==> inputs of job 9097 <==
## top
module top(input clk, por, reset, start_stop, mode, edit_shift, inc, output reg buzzer, output [0:6] seg,output [3:0] digit,output reg [4:0] mode_value);
Settings: LEC_CHECK=0, ABC_AREA=1, CAP_MARGIN=20, CORE_ASPECT_RATIO=0.64, CORE_MARGIN=6, CORE_UTILIZATION=40, CTS_CLUSTER_DIAMETER=320, GPL_TIMING_DRIVEN=0, MIN_ROUTING_LAYER=met2, SLEW_MARGIN=10; clock period 10.0 ns.
run.sh (not shown) runs the stock make flow with config.mk's settings and CLKGATE_MAP_FILE=.
==> inputs of job 3783, as changes to job 9097 <==
==> flow/config.mk (replaced) <==
export PLATFORM = sky130hd
export DESIGN_NAME = top
export DESIGN_NICKNAME = top
export VERILOG_FILES = /design/flow/design.v
export SDC_FILE = /design/flow/constraint.sdc
export NUM_CORES = 4
export LEC_CHECK = 0
export CAP_MARGIN = 20
export CORE_MARGIN = 2
export CORE_UTILIZATION = 40
export SLEW_MARGIN = 20
==> flow/constraint.sdc (replaced) <==
create_clock -name core_clock -period 5.06 [get_ports {clk}]
set_input_delay 1.0120 -clock core_clock [delete_from_list [all_inputs] [get_ports {clk}]]
set_output_delay 1.0120 -clock core_clock [all_outputs]
set_load 0.01 [all_outputs]
==> run summary <==
Notes on the physical design

The count of instantiated cells in the yosys netlist is about 3,000. Yosys reports that the most numerous cell types are nand2_1, inv_1, nor2_1. The number of clock buffers inserted by TritonCTS is 27.

After synthesis, the share of cell area in mux cells is 0%. It got as far as global routing and failed there. For this run, global-route usage on met1 was measured as 0%. The share of the Yosys chip area taken by registers is a little over a quarter. The last weighted congestion value of the routability-driven placer is 1.10. The tool reported: "[ERROR GRT-0116] Global routing finished with congestion. Check the congestion regions in the DRC Viewer". The cell area that synthesis handed to floorplanning was 0.0186 mm2. The final HPWL from detailed placement is 66.9 mm.

The run stopped with a tool error. The adder-cell share of the synthesized area is under 10%.
# the run above: job 9097

==> run summary <==
Implementation summary

Per Yosys stat, the portion of area used by sequential elements is 28.4%. The last weighted congestion value of the routability-driven placer is 1.00. The number of clock buffers inserted by TritonCTS is 29. The multiplexer fraction of the synthesized cell area is 3.24%. By count the netlist is led by nor2_1, dfxtp_1, nand2_1. The final HPWL from detailed placement is 41.8 mm. For this run, global-route usage on met1 was measured as 34.5%.

After Yosys synthesis, full adders, half adders and majority gates account for 4.82% of the synthesized area. The combined area of all synthesized cells is 0.0173 mm2. The flow ran to the end and the layout has no timing, DRC or antenna violations.

Per the Yosys statistics, synthesis produced around 2,400 cells.
# the run above: job 3783



==> run H <==
top again, from the RTL that the note above started with.
Design top, start of the top module:
module top(input clk, por, reset, start_stop, mode, edit_shift, inc, output reg buzzer, output [0:6] seg,output [3:0] digit,output reg [4:0] mode_value);
Settings: LEC_CHECK=0, ABC_AREA=0, CAP_MARGIN=20, CELL_PAD_IN_SITES_DETAIL_PLACEMENT=1, CORE_MARGIN=6, CORE_UTILIZATION=70, CTS_CLUSTER_DIAMETER=182, CTS_CLUSTER_SIZE=44, GPL_TIMING_DRIVEN=0, MAX_ROUTING_LAYER=met4, MIN_ROUTING_LAYER=met2, PLACE_DENSITY=0.89, SETUP_SLACK_MARGIN=2.4, SLEW_MARGIN=35, TNS_END_PERCENT=40; clock period 10.0 ns.
==> run Z (differences from run H) <==
Settings changed: ABC_AREA 0 to not set, CELL_PAD_IN_SITES_DETAIL_PLACEMENT 1 to not set, CORE_MARGIN 6 to 2, CORE_UTILIZATION 70 to 63, CTS_CLUSTER_DIAMETER 182 to not set, CTS_CLUSTER_SIZE 44 to 77, GPL_TIMING_DRIVEN 0 to not set, HOLD_SLACK_MARGIN set to 0.3, MAX_ROUTING_LAYER met4 to not set, MIN_ROUTING_LAYER met2 to not set, PLACE_DENSITY 0.89 to not set, SETUP_SLACK_MARGIN 2.4 to -0.42, SLEW_MARGIN 35 to 20, TNS_END_PERCENT 40 to not set.
==> flow/constraint.sdc (replaced) <==
create_clock -name core_clock -period 7.0 [get_ports {clk}]
set_input_delay 1.4000 -clock core_clock [delete_from_list [all_inputs] [get_ports {clk}]]
set_output_delay 1.4000 -clock core_clock [all_outputs]
set_load 0.01 [all_outputs]
==> run X (differences from run H) <==
Settings changed: ABC_AREA 0 to 1, CAP_MARGIN 20 to 10, CELL_PAD_IN_SITES_DETAIL_PLACEMENT 1 to not set, CORE_MARGIN 6 to 2, CORE_UTILIZATION 70 to 72, CTS_CLUSTER_DIAMETER 182 to 259, CTS_CLUSTER_SIZE 44 to not set, GPL_TIMING_DRIVEN 0 to not set, HOLD_SLACK_MARGIN set to -0.09, MAX_ROUTING_LAYER met4 to not set, MIN_ROUTING_LAYER met2 to not set, PLACE_DENSITY 0.89 to not set, SETUP_SLACK_MARGIN 2.4 to 0.53, SLEW_MARGIN 35 to 20, TNS_END_PERCENT 40 to not set.
==> flow/constraint.sdc (replaced) <==
create_clock -name core_clock -period 4.21 [get_ports {clk}]
set_input_delay 0.8420 -clock core_clock [delete_from_list [all_inputs] [get_ports {clk}]]
set_output_delay 0.8420 -clock core_clock [all_outputs]
set_load 0.01 [all_outputs]
==> comparison <==
- Run X completed without violations. Run H aborted during detailed placement with DPL-0033. Run Z went through all stages and came out clean.
- Against run Z, the global-route usage of run X is higher by 6.9 points.
- Of run X and run Z, run X has the higher area after synthesis (gap 7.1%, measured against run Z).
- The lowest die size belongs to run X, the highest to run Z.
- Between run X and run Z, the lower utilization is in run Z (gap 12 points).
- Routed wire length: run X is higher than run Z (about 11%).
- Between run X and run Z, the lower setup slack is in run X (gap 0.30 ns).
- Against run Z, the synthesized cell count of run X is higher by about 28%.
- Design area: run Z is smaller than run X (8.7%).
==> figures <==
quantity	run X	run Z	run H
Setup TNS	0 ns	0 ns	-
Std-Cell Core Area	0.0253 sq mm	0.0270 sq mm	0.0243 sq mm
Critical Path Most Common Cell	nand2_1	o21ai_0	-
Count of different cell masters after synthesis	62	93	93
Depth of the worst hold-timing path	1	1	-
Post-Route Utilization	80.1%	68.3%	-
Setup violations, final	0	0	-
Share of cell area taken by flip-flops and latches	24.5%	26.7%	-
Net count of the finished layout	3,096	2,348	-
Max layer used	met4	met5	-
Yosys simple share	35.3%	30.0%	30.0%
Average wire length per cell after detail routing	18.3 um	21.1 um	-
GRT Resource Usage Total	44.3%	37.4%	-
Status	timing/DRC/antenna clean	timing/DRC/antenna clean	did not finish
Failing step	-	-	detailed placement
Sequential Power	2.44 mW	1.41 mW	-
Instance area after placement	0.0191 sq mm	0.0176 sq mm	-
Tool warning count	71	70	-
Critical path capture point	seg[1]	seg[5]	-


==> zinc: inputs <==
top again, from the RTL that the note above started with.
Settings: LEC_CHECK=0, CAP_MARGIN=20, CORE_MARGIN=2, CORE_UTILIZATION=66, HOLD_SLACK_MARGIN=-0.08, SETUP_SLACK_MARGIN=-0.42, SLEW_MARGIN=20, TNS_END_PERCENT=5; clock period 7.0 ns.
==> maple: changes against zinc <==
--- a/flow/config.mk
+++ b/flow/config.mk
@@ -9,6 +9,3 @@
 export CORE_MARGIN = 2
-export CORE_UTILIZATION = 66
-export HOLD_SLACK_MARGIN = -0.08
-export SETUP_SLACK_MARGIN = -0.42
+export CORE_UTILIZATION = 17
 export SLEW_MARGIN = 20
-export TNS_END_PERCENT = 5
==> flow/constraint.sdc (replaced) <==
create_clock -name core_clock -period 7.58 [get_ports {clk}]
set_input_delay 1.5160 -clock core_clock [delete_from_list [all_inputs] [get_ports {clk}]]
set_output_delay 1.5160 -clock core_clock [all_outputs]
set_load 0.01 [all_outputs]
==> run summary <==
Implementation run completed; key figures follow.

Outcome:
- The flow ran to the end and the layout has no timing, DRC or antenna violations.

Setup path:
- The run puts the largest driver fanout on the critical path at 25.
- Per STA, the highest per-stage delay on the worst path measures 0.65 ns.

Floorplan:
- The run gives the share of the core filled by cells before placement as between 60% and 70%.

Global routing:
- The number of antenna violations at the first check in global routing is 0.
- The global routing report lists met3 layer usage as under 10%.

Pwr:
- The run puts the power share of the clock group at 45.1%.

Detailed routing:
- The script logs the mean routed wire length per placed instance as ~20 um.

Layout:
- The net count of the finished layout is roughly 2.3k.
# the run above: zinc

==> run summary <==
Implementation run completed; key figures follow.

Floorplan:
- The run gives the vertical die dimension as roughly 320 um.
- The run puts the share of the core filled by cells before placement at approximately 17%.

Logic synthesis:
- The run gives the share of synthesized area occupied by flip-flops and latches as between 20% and 30%.

Pwr:
- Summed over all nets, the switching power comes to slightly above 800 uW.
- The run puts the post-route total power at ~3.0 mW.
- The run puts the power share of the clock group at about 45%.

Detailed routing:
- The run gives the average wire per cell in the routed design as 15.8 um.

Setup path:
- The run puts the largest driver fanout on the critical path at 29.
- For the worst setup path, the data arrival time is about 4.8 ns.
- The run gives the timing startpoint of the critical path as inc.

Global routing:
- The run puts the number of antenna violations at the first check in global routing at 3.
- The run gives the global-route met3 utilization as between 2 and 3%.
- The run gives the number of global-route vias before repair as ~16k.

Outcome:
- The flow ran to the end and the layout has no timing, DRC or antenna violations.
# the run above: maple



==> run a: inputs <==
Starting RTL as in the previous note.
Design top, start of the top module:
module top(input clk, por, reset, start_stop, mode, edit_shift, inc, output reg buzzer, output [0:6] seg,output [3:0] digit,output reg [4:0] mode_value);
export LEC_CHECK = 0
export CAP_MARGIN = 30
export CELL_PAD_IN_SITES_DETAIL_PLACEMENT = 1
export CELL_PAD_IN_SITES_GLOBAL_PLACEMENT = 1
export CORE_MARGIN = 2
export CORE_UTILIZATION = 33
export CTS_CLUSTER_DIAMETER = 86
export HOLD_SLACK_MARGIN = 0.08
export PLACE_DENSITY_LB_ADDON = 0.12
export SETUP_SLACK_MARGIN = 0.82
export SLEW_MARGIN = 20
create_clock -name core_clock -period 5.74 [get_ports {clk}]
==> inputs of run b, as changes to run a <==
==> flow/config.mk (replaced) <==
export PLATFORM = sky130hd
export DESIGN_NAME = top
export DESIGN_NICKNAME = top
export VERILOG_FILES = /design/flow/design.v
export SDC_FILE = /design/flow/constraint.sdc
export NUM_CORES = 4
export LEC_CHECK = 0
export CAP_MARGIN = 20
export CORE_MARGIN = 2
export CORE_UTILIZATION = 63
export CTS_CLUSTER_SIZE = 76
export HOLD_SLACK_MARGIN = 0.3
export SETUP_SLACK_MARGIN = -0.42
export SLEW_MARGIN = 20
==> flow/constraint.sdc (replaced) <==
create_clock -name core_clock -period 7.0 [get_ports {clk}]
set_input_delay 1.4000 -clock core_clock [delete_from_list [all_inputs] [get_ports {clk}]]
set_output_delay 1.4000 -clock core_clock [all_outputs]
set_load 0.01 [all_outputs]
==> inputs of run c, as changes to run a <==
==> flow/config.mk (replaced) <==
export PLATFORM = sky130hd
export DESIGN_NAME = top
export DESIGN_NICKNAME = top
export VERILOG_FILES = /design/flow/design.v
export SDC_FILE = /design/flow/constraint.sdc
export NUM_CORES = 4
export LEC_CHECK = 0
export ABC_AREA = 1
export CAP_MARGIN = 10
export CORE_MARGIN = 2
export CORE_UTILIZATION = 72
export CTS_CLUSTER_DIAMETER = 28
export HOLD_SLACK_MARGIN = -0.09
export PLACE_DENSITY_LB_ADDON = 0.21
export SETUP_SLACK_MARGIN = 1.03
export SLEW_MARGIN = 20
==> flow/constraint.sdc (replaced) <==
create_clock -name core_clock -period 4.21 [get_ports {clk}]
set_input_delay 0.8420 -clock core_clock [delete_from_list [all_inputs] [get_ports {clk}]]
set_output_delay 0.8420 -clock core_clock [all_outputs]
set_load 0.01 [all_outputs]
==> inputs of run d, as changes to run a <==
==> flow/config.mk (replaced) <==
export PLATFORM = sky130hd
export DESIGN_NAME = top
export DESIGN_NICKNAME = top
export VERILOG_FILES = /design/flow/design.v
export SDC_FILE = /design/flow/constraint.sdc
export NUM_CORES = 4
export LEC_CHECK = 0
export CAP_MARGIN = 20
export CORE_MARGIN = 2
export CORE_UTILIZATION = 40
export CTS_CLUSTER_SIZE = 44
export SLEW_MARGIN = 35
==> flow/constraint.sdc (replaced) <==
create_clock -name core_clock -period 10.0 [get_ports {clk}]
set_input_delay 2.0000 -clock core_clock [delete_from_list [all_inputs] [get_ports {clk}]]
set_output_delay 2.0000 -clock core_clock [all_outputs]
set_load 0.01 [all_outputs]
==> flow_metrics.rpt <==
PHYSICAL IMPLEMENTATION REPORT
----------------------------------------------------
[Status]
  Result of the run ........................ timing/DRC/antenna clean

[Final layout]
  Invs w/o clock ........................ 81
  Number of clock buffers in the layout ........................ 41

[Final timing]
  Max Clk Rate ........................ 164 MHz

[Clock network]
  CTS H-tree lvls ........................ 1

[Global route]
  Final global-route overflow total ........................ 0

[Routing]
  Drc violations ........................ 0
  Uppermost layer routed ........................ met5
  DR vias ........................ 18,012

[Min path]
  Startpoint of the worst hold path ........................ mode_value[4]

----------------------------------------------------
That was run b.
==> flow_metrics.rpt <==
PHYSICAL IMPLEMENTATION REPORT
----------------------------------------------------
[Status]
  Result of the run ........................ timing/DRC/antenna clean

[Pwr]
  Total power ........................ 2.34 mW

[Yosys]
  Largest non-sequential cell family by area ........................ simple AND/OR/NAND/NOR gates

[Final layout]
  Storage cell area ........................ 0.00493 mm²
  Invs w/o clock ........................ 81
  Number of clock buffers in the layout ........................ 39

[Routing]
  Drc violations ........................ 0
  DR vias ........................ 17,439
  Uppermost layer routed ........................ met4

[Clock network]
  TritonCTS buffer count ........................ 29
  CTS H-tree lvls ........................ 1

[Floorplanning]
  Initial Util ........................ 40.4%

[Min path]
  Startpoint of the worst hold path ........................ mode_value[1]

[Final timing]
  Max Clk Rate ........................ 132 MHz

[Global route]
  Final global-route overflow total ........................ 0

----------------------------------------------------
That was run d.
==> flow_metrics.rpt <==
RUN METRICS
----------------------------------------------------
[Status]
  Result of the run ........................ did not finish
  Stage where the run ended ........................ global routing (5_1_grt)

[Clock network]
  CTS H-tree lvls ........................ 2
  Count of cells resized by post-cts repair ........................ 119
  Number of sinks handled by clock tree synthesis ........................ 238

[Floorplanning]
  Chip Height ........................ 165 µm

[Placement]
  Gp weighted congestion ........................ 1.08

[Yosys]
  Cell area after synthesis ........................ 0.0186 mm²
  Synthesized-area fraction occupied by ao, oa, aoi and oai cells ........................ 18.6%
  Number of warnings issued by yosys ........................ 3
  Library cells used by synthesis ........................ 62
  Synthesized netlist cell count ........................ 3,020
  Syn Area/Cell ........................ 6.15 µm²

----------------------------------------------------
That was run c.
==> flow_metrics.rpt <==
PHYSICAL IMPLEMENTATION REPORT
----------------------------------------------------
[Status]
  Result of the run ........................ timing/DRC/antenna clean

[Routing]
  Uppermost layer routed ........................ met4
  DR vias ........................ 17,785
  Ratio of routed vias to standard cells ........................ 5.88
  Drc violations ........................ 0

[Yosys]
  Adder-cell share of the synthesized area ........................ 4.82%
  Flip-flops with a built-in enable ........................ 0

[Global route]
  Final global-route overflow total ........................ 0

[Final layout]
  Comb area share ........................ 59.3%
  Number of clock buffers in the layout ........................ 45
  Invs w/o clock ........................ 81

[Worst setup path]
  WP data arrival ........................ 3.65 ns
  Setup slack of the worst register-to-register path ........................ 1.50 ns

[Final timing]
  Max Clk Rate ........................ 208 MHz

[Min path]
  Startpoint of the worst hold path ........................ mode_value[4]

----------------------------------------------------
That was run a.


==> run D: inputs <==
Starting RTL as in the previous note.
==> flow/config.mk <==
export PLATFORM = sky130hd
export DESIGN_NAME = top
export DESIGN_NICKNAME = top
export VERILOG_FILES = /design/flow/design.v
export SDC_FILE = /design/flow/constraint.sdc
export NUM_CORES = 4
export LEC_CHECK = 0
export ABC_AREA = 1
export CAP_MARGIN = 25
export CORE_MARGIN = 9
export CORE_UTILIZATION = 22
export CTS_CLUSTER_SIZE = 49
export GPL_TIMING_DRIVEN = 0
export MAX_ROUTING_LAYER = met4
export MIN_ROUTING_LAYER = met1
export SLEW_MARGIN = 20
==> flow/constraint.sdc <==
create_clock -name core_clock -period 4.42 [get_ports {clk}]
set_input_delay 0.8840 -clock core_clock [delete_from_list [all_inputs] [get_ports {clk}]]
set_output_delay 0.8840 -clock core_clock [all_outputs]
set_load 0.01 [all_outputs]
==> run A (differences from run D) <==
- CAP_MARGIN: 25 -> 20
- CORE_MARGIN: 9 -> 2
- CORE_UTILIZATION: 22 -> 72
- CTS_CLUSTER_SIZE: 49 -> default
- GPL_TIMING_DRIVEN: 0 -> default
- MAX_ROUTING_LAYER: met4 -> default
- MIN_ROUTING_LAYER: met1 -> default
- PLACE_DENSITY_LB_ADDON: default -> 0.2
==> flow/constraint.sdc (replaced) <==
create_clock -name core_clock -period 6.66 [get_ports {clk}]
set_input_delay 1.3320 -clock core_clock [delete_from_list [all_inputs] [get_ports {clk}]]
set_output_delay 1.3320 -clock core_clock [all_outputs]
set_load 0.01 [all_outputs]
==> run P (differences from run D) <==
- CAP_MARGIN: 25 -> 20
- CELL_PAD_IN_SITES_DETAIL_PLACEMENT: default -> 1
- CORE_MARGIN: 9 -> 2
- CORE_UTILIZATION: 22 -> 40
- CTS_CLUSTER_SIZE: 49 -> 44
- MIN_ROUTING_LAYER: met1 -> met2
- SLEW_MARGIN: 20 -> 35
- TNS_END_PERCENT: default -> 40
==> flow/constraint.sdc (replaced) <==
create_clock -name core_clock -period 10.0 [get_ports {clk}]
set_input_delay 2.0000 -clock core_clock [delete_from_list [all_inputs] [get_ports {clk}]]
set_output_delay 2.0000 -clock core_clock [all_outputs]
set_load 0.01 [all_outputs]
==> run C (differences from run D) <==
- ABC_AREA: 1 -> 0
- CAP_MARGIN: 25 -> 20
- CELL_PAD_IN_SITES_GLOBAL_PLACEMENT: default -> 1
- CORE_ASPECT_RATIO: default -> 0.64
- CORE_MARGIN: 9 -> 6
- CORE_UTILIZATION: 22 -> 23
- CTS_CLUSTER_DIAMETER: default -> 260
- CTS_CLUSTER_SIZE: 49 -> default
- HOLD_SLACK_MARGIN: default -> 0.06
- MIN_ROUTING_LAYER: met1 -> met2
- SETUP_SLACK_MARGIN: default -> 0.02
- SLEW_MARGIN: 20 -> 40
==> flow/constraint.sdc (replaced) <==
create_clock -name core_clock -period 7.73 [get_ports {clk}]
set_input_delay 1.5460 -clock core_clock [delete_from_list [all_inputs] [get_ports {clk}]]
set_output_delay 1.5460 -clock core_clock [all_outputs]
set_load 0.01 [all_outputs]
==> impl_metrics.json <==
{
  "post_drt_wl_per_cell_um": 28.23,
  "max_stage_delay_ps": 670,
  "clock.fmax_ghz": 0.1347,
  "status": "finished clean",
  "pwr_density_cell_nw_per_um2": 161.4,
  "critical_path_arrival_ps": 5880,
  "rows": 79,
  "switching_power_mw": 1.070,
  "hold_slack_ps": 487.9,
  "tightest_slew_ps": 940.3,
  "clockBufferCount": 40,
  "drt_iter0_drc": 5584,
  "p_clk_share_pct": 46.7,
  "synth_area_um2": 17340
}
-- figures above: run C

==> impl_metrics.json <==
{
  "switching_power_mw": 1.075,
  "p_clk_share_pct": 41.0,
  "critical_path_arrival_ps": 5530,
  "rows": 78,
  "clockBufferCount": 37,
  "synth_area_um2": 18570,
  "drt_iter0_drc": 7574,
  "status": "finished clean",
  "pwr_density_cell_nw_per_um2": 143.0,
  "tightest_slew_ps": 1068,
  "hold_slack_ps": 465.1,
  "clock.fmax_ghz": 0.1328
}
-- figures above: run P

==> impl_metrics.json <==
{
  "max-slew-margin-rel_pct": 20.44,
  "status": "finished clean",
  "clockBufferCount": 39,
  "clock.fmax_ghz": 0.1795,
  "post_drt_wl_per_cell_um": 19.12,
  "critical_path_arrival_ps": 4240,
  "yosysMostFrequentCell": "nand2_1",
  "tightest_slew_ps": 1190,
  "hold_slack_ps": 457.3,
  "met3_usage_pct": 9.920,
  "p_clk_share_pct": 37.9,
  "rows": 58,
  "max_stage_delay_ps": 690,
  "drt_iter0_drc": 3284,
  "synth_area_um2": 18570
}
-- figures above: run A

==> impl_metrics.json <==
{
  "drt_iter0_drc": 2200,
  "clockBufferCount": 39,
  "status": "finished clean",
  "max_stage_delay_ps": 540,
  "p_clk_share_pct": 41.6,
  "hold_slack_ps": 458.3,
  "synth_area_um2": 18570,
  "rows": 106,
  "pwr_density_cell_nw_per_um2": 305.5,
  "switching_power_mw": 2.189,
  "post_drt_wl_per_cell_um": 16.84
}
-- figures above: run D

Power and IR drop assume default switching activity.
